## exp/juniper
==> flow/design.v <==
module Decoder(
input       [3:2]            ALU_FUN,
output      reg              Logic_Enable,
output      reg              Shift_Enable,
output      reg              Arith_Enable,
output      reg              CMP_Enable
);
always @(*)               
 begin 
  case (ALU_FUN)
		   2'b00 : 
		   begin 
		    Arith_Enable = 1'b1;
			Shift_Enable = 1'b0;
			Logic_Enable = 1'b0;
			CMP_Enable = 1'b0;
		   end
		   2'b01 :                                       
		   begin 
		    Arith_Enable = 1'b0;
			Shift_Enable = 1'b0;
			Logic_Enable = 1'b1;
			CMP_Enable = 1'b0;
		   end
		   2'b10 :                                       
		   begin 
		    Arith_Enable = 1'b0;
			Shift_Enable = 1'b0;
			Logic_Enable = 1'b0;
			CMP_Enable = 1'b1;
		   end
		   2'b11 :                                       
		   begin 
		    Arith_Enable = 1'b0;
			Shift_Enable = 1'b1;
			Logic_Enable = 1'b0;
			CMP_Enable = 1'b0;
		   end
	endcase 
end 	
endmodule
module Arith_Unit #(parameter Width = 16)
(
input     [Width-1 :0]                 A,
input     [Width-1 :0]                 B,
input                                  CLK,
input                                  RST,
input       [1:0]                      ALU_FUN,
input                                  Arith_Enable,
output      reg[Width-1 :0]            Arith_OUT,
output      reg                        Carry_OUT,
output      reg                        Arith_Flag
);
wire                         High; 
wire                         LOW;
reg   [Width-1 :0]           Arith_OUT_R;
reg                          Arith_Flag_R;
reg                          Carry_OUT_R;
always @(*) 
 begin
  Carry_OUT_R = 1'b0;
  Arith_Flag_R = Arith_Enable;
  if (Arith_Enable)  
   begin 
            Arith_Flag_R = High;
	  case (ALU_FUN)
			   2'b00 :                                       
			   begin 
			   {Carry_OUT_R , Arith_OUT_R} = A + B;
			   end
			   2'b01 :                                      
			   begin 
			   Arith_OUT_R = A - B;
			   end
			   2'b10 :                                      
			   begin
			   Arith_OUT_R = A * B ;
			   end
			   2'b11 :                                     
			   begin
			   Arith_OUT_R = (B == {Width{1'b0}}) ? {Width{1'b1}} : A / B ;
			   end
		endcase 
	end
   else 
    begin
	  Arith_OUT_R= 16'b0;	
	end	
end 	
always @(posedge CLK or negedge RST)                 
 begin 
	 if (!RST)
	  begin
	    Arith_OUT <= 16'b0;
	    Arith_Flag <= 1'b0;
		Carry_OUT <= 1'b0;
	  end
	 else 
	  begin
	    Arith_OUT <= Arith_OUT_R;
 	    Arith_Flag <= Arith_Flag_R;
		Carry_OUT <= Carry_OUT_R;
	  end
 end
assign High = 1'b1;
assign LOW = 1'b0;
endmodule   
module Logic_Unit  #(parameter Width = 16)
(
input       [Width-1 :0]               A,
input       [Width-1 :0]               B,
input                                  CLK,
input       [1:0]                      ALU_FUN,
input                                  RST,
input                                  Logic_Enable,
output      reg                        Logic_Flag,
output      reg[Width-1 :0]            Logic_OUT
);
wire                         High; 
wire                         LOW;
reg    [Width-1 :0]          Logic_OUT_R;
reg                          Logic_Flag_R;
always @(*)               
 begin 
  Logic_Flag_R = Logic_Enable;
  if (Logic_Enable)
   begin
               Logic_Flag_R = High;
	  case (ALU_FUN)
			   2'b00 :                                       
			   begin
			   Logic_OUT_R = A & B;
			   end
			   2'b01 :                                       
			   begin
			   Logic_OUT_R = A | B;
			   end
			   2'b10 :                                       
			   begin
			   Logic_OUT_R = ~(A & B);
			   end
			   2'b11 :                                        
			   begin
			   Logic_OUT_R = ~(A | B);
			   end
		endcase
     end	
	else		
	 begin
	 Logic_OUT_R = 16'b0;
	 end
end 	
always @ (posedge CLK or negedge RST)                 
 begin 
 if (!RST)
  begin
  Logic_OUT <= 16'b0;
  Logic_Flag <= 1'b0;
  end
 else
  begin 
  Logic_OUT <= Logic_OUT_R;
  Logic_Flag <= Logic_Flag_R;
  end
end
assign High = 1'b1;
assign LOW = 1'b0;
endmodule   
module CMP_Unit #(parameter Width = 16)
(
input       [Width-1 :0]               A,
input       [Width-1 :0]               B,
input                                  CLK,
input       [1:0]                      ALU_FUN,
input                                  RST,
input                                  CMP_Enable,
output      reg                        CMP_Flag,
output      reg[Width-1 :0]            CMP_OUT
);
wire                         High; 
wire                         LOW;
reg   [Width-1 :0]           CMP_OUT_R;
reg                          CMP_Flag_R;
always @(*)               
 begin 
  CMP_Flag_R = CMP_Enable;
  CMP_OUT_R = 16'b0;
  if (CMP_Enable)
   begin
               CMP_Flag_R = High;
	  case (ALU_FUN)
			   2'b00 : 
			   begin                                   
				 CMP_OUT_R = 16'b0000;
				 end
			   2'b01 : 
			   begin 
				if (A == B)                                      
				 CMP_OUT_R = 16'b0001;
				 end
			   2'b10 :                                        
			   begin 
				if ( A > B)
				 CMP_OUT_R = 16'b0010;
				 end
			   2'b11 :                                       
			   begin
				if (A < B)
				 CMP_OUT_R = 16'b0011;
				 end
		endcase 
	end
  else
   begin
    CMP_OUT_R = 16'b0;
  end	
end 	
always @ (posedge CLK or negedge RST)                 
begin 
 if (!RST)
  begin
  CMP_OUT <= 16'b0;
  CMP_Flag <= 1'b0;
  end
 else
  begin 
  CMP_OUT <= CMP_OUT_R;
  CMP_Flag <= CMP_Flag_R;
  end
end
assign High = 1'b1;
assign LOW = 1'b0;
endmodule   
module Shift_Unit #(parameter Width = 16)
(
input       [Width-1 :0]                  A,
input       [Width-1 :0]                  B,
input                                     CLK,
input       [1:0]                         ALU_FUN,
input                                     RST,
input                                     Shift_Enable,
output      reg                           Shift_Flag,
output      reg[Width-1 :0]               Shift_OUT
);
wire                         High; 
wire                         LOW;
reg   [Width-1 :0]           Shift_OUT_R;
reg                          Shift_Flag_R;
always @(*)               
 begin 
  Shift_Flag_R = Shift_Enable;
  if (Shift_Enable)
   begin
              Shift_Flag_R = High;
	  case (ALU_FUN)
			   2'b00 :                                        
			   begin 
			   Shift_OUT_R = A >> 16'b0001;
			   end
			   2'b01 :                                        
			   begin
			   Shift_OUT_R = A << 16'b0001;
			   end
			   2'b10 :                                        
			   begin 
			   Shift_OUT_R = B >> 16'b0001;
			   end
			   2'b11 :                                        
			   begin
			   Shift_OUT_R = B << 16'b0001;
			   end
		endcase 
	end
  else
   begin 
     Shift_OUT_R = 16'b0;
  end	 
end 	
always @ (posedge CLK or negedge RST)                 
 begin 
  if (!RST)
   begin 
  Shift_OUT <= 16'b0;
  Shift_Flag <= 1'b0;
   end
  else
   begin  
  Shift_OUT <= Shift_OUT_R;
  Shift_Flag <= Shift_Flag_R;
  end
end
assign High = 1'b1;
assign LOW = 1'b0;
endmodule   
module ALU_TOP #(parameter Width = 16)
( 
input        [Width-1 :0]                                 A,
input        [Width-1 :0]                                 B,
input        [3:0]                                        ALU_FUN,
input                                                     CLK,
input                                                     RST,
output       [Width-1 :0]                                 Arith_OUT,
output                                                    Arith_Flag,
output                                                    Carry_OUT,
output       [Width-1 :0]                                 Logic_Out,
output                                                    Logic_Flag,
output       [Width-1 :0]                                 CMP_OUT,
output                                                    CMP_Flag,
output                                                    Shift_Flag,
output       [Width-1 :0]                                 Shift_OUT
);
wire      Shift_Enable,Logic_Enable,Arith_Enable,CMP_Enable;
Decoder DUT1 (
.ALU_FUN(ALU_FUN[3:2]),
.Logic_Enable(Logic_Enable),
.Shift_Enable(Shift_Enable),
.Arith_Enable(Arith_Enable),
.CMP_Enable(CMP_Enable)
);
Arith_Unit DUT2 (
.A(A),
.B(B),
.CLK(CLK),
.RST(RST),
.ALU_FUN(ALU_FUN[1:0]),
.Arith_Enable(Arith_Enable),
.Arith_OUT(Arith_OUT),
.Carry_OUT(Carry_OUT),
.Arith_Flag(Arith_Flag)
);
Logic_Unit DUT3 (
.A(A),
.B(B),
.CLK(CLK),
.RST(RST),
.ALU_FUN(ALU_FUN[1:0]),
.Logic_Enable(Logic_Enable),
.Logic_Flag(Logic_Flag),
.Logic_OUT(Logic_Out)
);
CMP_Unit DUT4 (
.A(A),
.B(B),
.CLK(CLK),
.RST(RST),
.ALU_FUN(ALU_FUN[1:0]),
.CMP_Enable(CMP_Enable),
.CMP_Flag(CMP_Flag),
.CMP_OUT(CMP_OUT)
);
Shift_Unit DUT5(
.A(A),
.B(B),
.CLK(CLK),
.RST(RST),
.ALU_FUN(ALU_FUN[1:0]),
.Shift_Enable(Shift_Enable),
.Shift_Flag(Shift_Flag),
.Shift_OUT(Shift_OUT)
);
endmodule
==> flow/config.mk <==
export PLATFORM = sky130hd
export DESIGN_NAME = ALU_TOP
export DESIGN_NICKNAME = ALU_TOP
export VERILOG_FILES = /design/flow/design.v
export SDC_FILE = /design/flow/constraint.sdc
export NUM_CORES = 4
export LEC_CHECK = 0
export ABC_AREA = 1
export CAP_MARGIN = 20
export CORE_MARGIN = 2
export CORE_UTILIZATION = 72
export PLACE_DENSITY = 0.86
export SLEW_MARGIN = 20
==> flow/constraint.sdc <==
create_clock -name core_clock -period 12.3 [get_ports {CLK}]
set_input_delay 2.4600 -clock core_clock [delete_from_list [all_inputs] [get_ports {CLK}]]
set_output_delay 2.4600 -clock core_clock [all_outputs]
set_load 0.01 [all_outputs]
run.sh (not shown) runs the stock make flow with config.mk's settings and CLKGATE_MAP_FILE=.
exp/juniper got as far as detailed placement (3_5_place_dp), where a tool error ended the run.
Changes in exp/indigo relative to exp/juniper:
- setting CTS_CLUSTER_DIAMETER to 234 for the first time
- removing ABC_AREA (formerly 1)
- changing CORE_UTILIZATION from 72 to 66
- removing PLACE_DENSITY (formerly 0.86)
- setting MAX_ROUTING_LAYER to met4 for the first time
- changing the clock period (ns, I/O delays scaled along) from 12.3 to 32.0
==> comparison <==
exp/indigo closes out successfully: all stages finished, all timing, DRC and antenna checks passed.
exp/juniper: it failed with a tool error in detailed placement (3_5_place_dp), so there are no final results.
exp/indigo vs. exp/juniper: and-or/or-and share of the synthesized area increased 5.2 points, overall die height increased 2.9 um.
Compared with exp/juniper, exp/indigo shows a higher die area.
Summary of exp/indigo over exp/juniper: number of rows created at floorplan has increased, area of the mapped netlist has decreased, number of instances in the synthesized netlist has decreased, post-synth area from yosys stat has decreased.
Reported for exp/indigo and exp/juniper, quantity of I/O buffers inserted on ports turned out identical to the last digit.
exp/indigo vs exp/juniper, core area went up by about 6%.
Inputs modified between exp/indigo and exp/harbor:
- putting TNS_END_PERCENT at 90 where nothing was set
- putting GPL_ROUTABILITY_DRIVEN at 1 where nothing was set
- clearing CTS_CLUSTER_DIAMETER, which used to be 234
- swapping 66 for 59 in CORE_UTILIZATION
- clearing MAX_ROUTING_LAYER, which used to be met4
- putting CTS_CLUSTER_SIZE at 53 where nothing was set
Findings:
- Clock-cell share of area essentially unchanged between exp/indigo and exp/harbor.
- exp/harbor vs exp/indigo: largest incremental delay on the critical path down in exp/harbor
- Last weighted congestion value of the routability-driven placer in exp/harbor is 8.6% below exp/indigo.
- Against exp/indigo as the reference, exp/harbor delivers a higher final area.
- exp/indigo: no failed stages, no open violations at the end
- exp/harbor did not stop at any stage, and its layout met the timing, design-rule and antenna checks.
- Across both runs, global-route track usage on met3 was lower for exp/harbor than for exp/indigo.
- Setup WNS exp/indigo -> exp/harbor: better
- Relative to exp/indigo, the global-route wire length before repair measured on exp/harbor has increased by a few percent.
What exp/fjord does differently from exp/harbor at the input level:
- CTS_CLUSTER_SIZE no longer set, was 53
- SLEW_MARGIN now 10, was 20
- TNS_END_PERCENT no longer set, was 90
- CORE_ASPECT_RATIO now 1.82, previously not set
- GPL_ROUTABILITY_DRIVEN no longer set, was 1
- CORE_UTILIZATION now 40, was 59
--- outcome ---
The final layout from exp/fjord, which completed every stage, passed the timing, design-rule and antenna checks at the end of the flow.
exp/fjord gives more wire length reported by the detailed router than exp/harbor did.
Arrival time of data at the critical path endpoint in exp/fjord vs exp/harbor: up 0.04 ns
| maximum frequency | exp/harbor vs exp/fjord | ≈ equal |
Combinational share of power, exp/harbor and exp/fjord: larger value in exp/fjord
Per the comparison of exp/fjord with exp/harbor, post-route clock period utilization now sits at about the same level, via count now larger, sequential share of layout area shows a reduction of 0.55 points, power consumption has increased.
The inputs of exp/umber differ from those of exp/fjord as listed below.
- putting CTS_CLUSTER_DIAMETER at 232 where nothing was set
- putting CTS_CLUSTER_SIZE at 98 where nothing was set
- clearing CORE_ASPECT_RATIO, which used to be 1.82
- swapping 10 for 20 in SLEW_MARGIN
- putting PLACE_DENSITY at 0.85 where nothing was set
- putting ABC_AREA at 1 where nothing was set
- putting TNS_END_PERCENT at 20 where nothing was set
- swapping 40 for 43 in CORE_UTILIZATION
==> comparison <==
- No run among exp/umber and exp/fjord stopped early or left any final violation; all are clean.
- Clock period minus worst slack: exp/umber lower than exp/fjord
- Against exp/fjord, number of combinational gates with multiple inputs in exp/umber rose by more than 10%.
- Detail-routed net length per standard cell ended up 22% lower on exp/umber than on exp/fjord.
- Re power drawn by the combinational cells: exp/umber is 23% down on exp/fjord.
- exp/fjord has higher global-route usage than exp/umber.
- Note that the non-clock buffer count recorded for exp/umber amounts to 0.33 times the value seen in exp/fjord.
- exp/umber vs. exp/fjord: synthesis-to-layout area growth went down by 20 points.
> inputs changed (exp/umber -> exp/cedar)
- clearing CTS_CLUSTER_DIAMETER, which used to be 232
- clearing TNS_END_PERCENT, which used to be 20
- putting GPL_ROUTABILITY_DRIVEN at 0 where nothing was set
- clearing CTS_CLUSTER_SIZE, which used to be 98
- swapping 43 for 59 in CORE_UTILIZATION
- clearing ABC_AREA, which used to be 1
- clearing PLACE_DENSITY, which used to be 0.85
## What came out
Total number of nets in the final design for exp/cedar is lower than for exp/umber.
exp/cedar completed end to end with timing, DRC and antenna clean.
Global-route wire length before repair, exp/umber and exp/cedar: smaller value in exp/umber
exp/cedar vs exp/umber, area added between synthesis and finish went up by 9.5 points.
Comparing exp/umber and exp/cedar, the lower largest stage delay on the critical path is on exp/umber.
Power figures rest on the tool's default switching activity, not on a simulated workload.
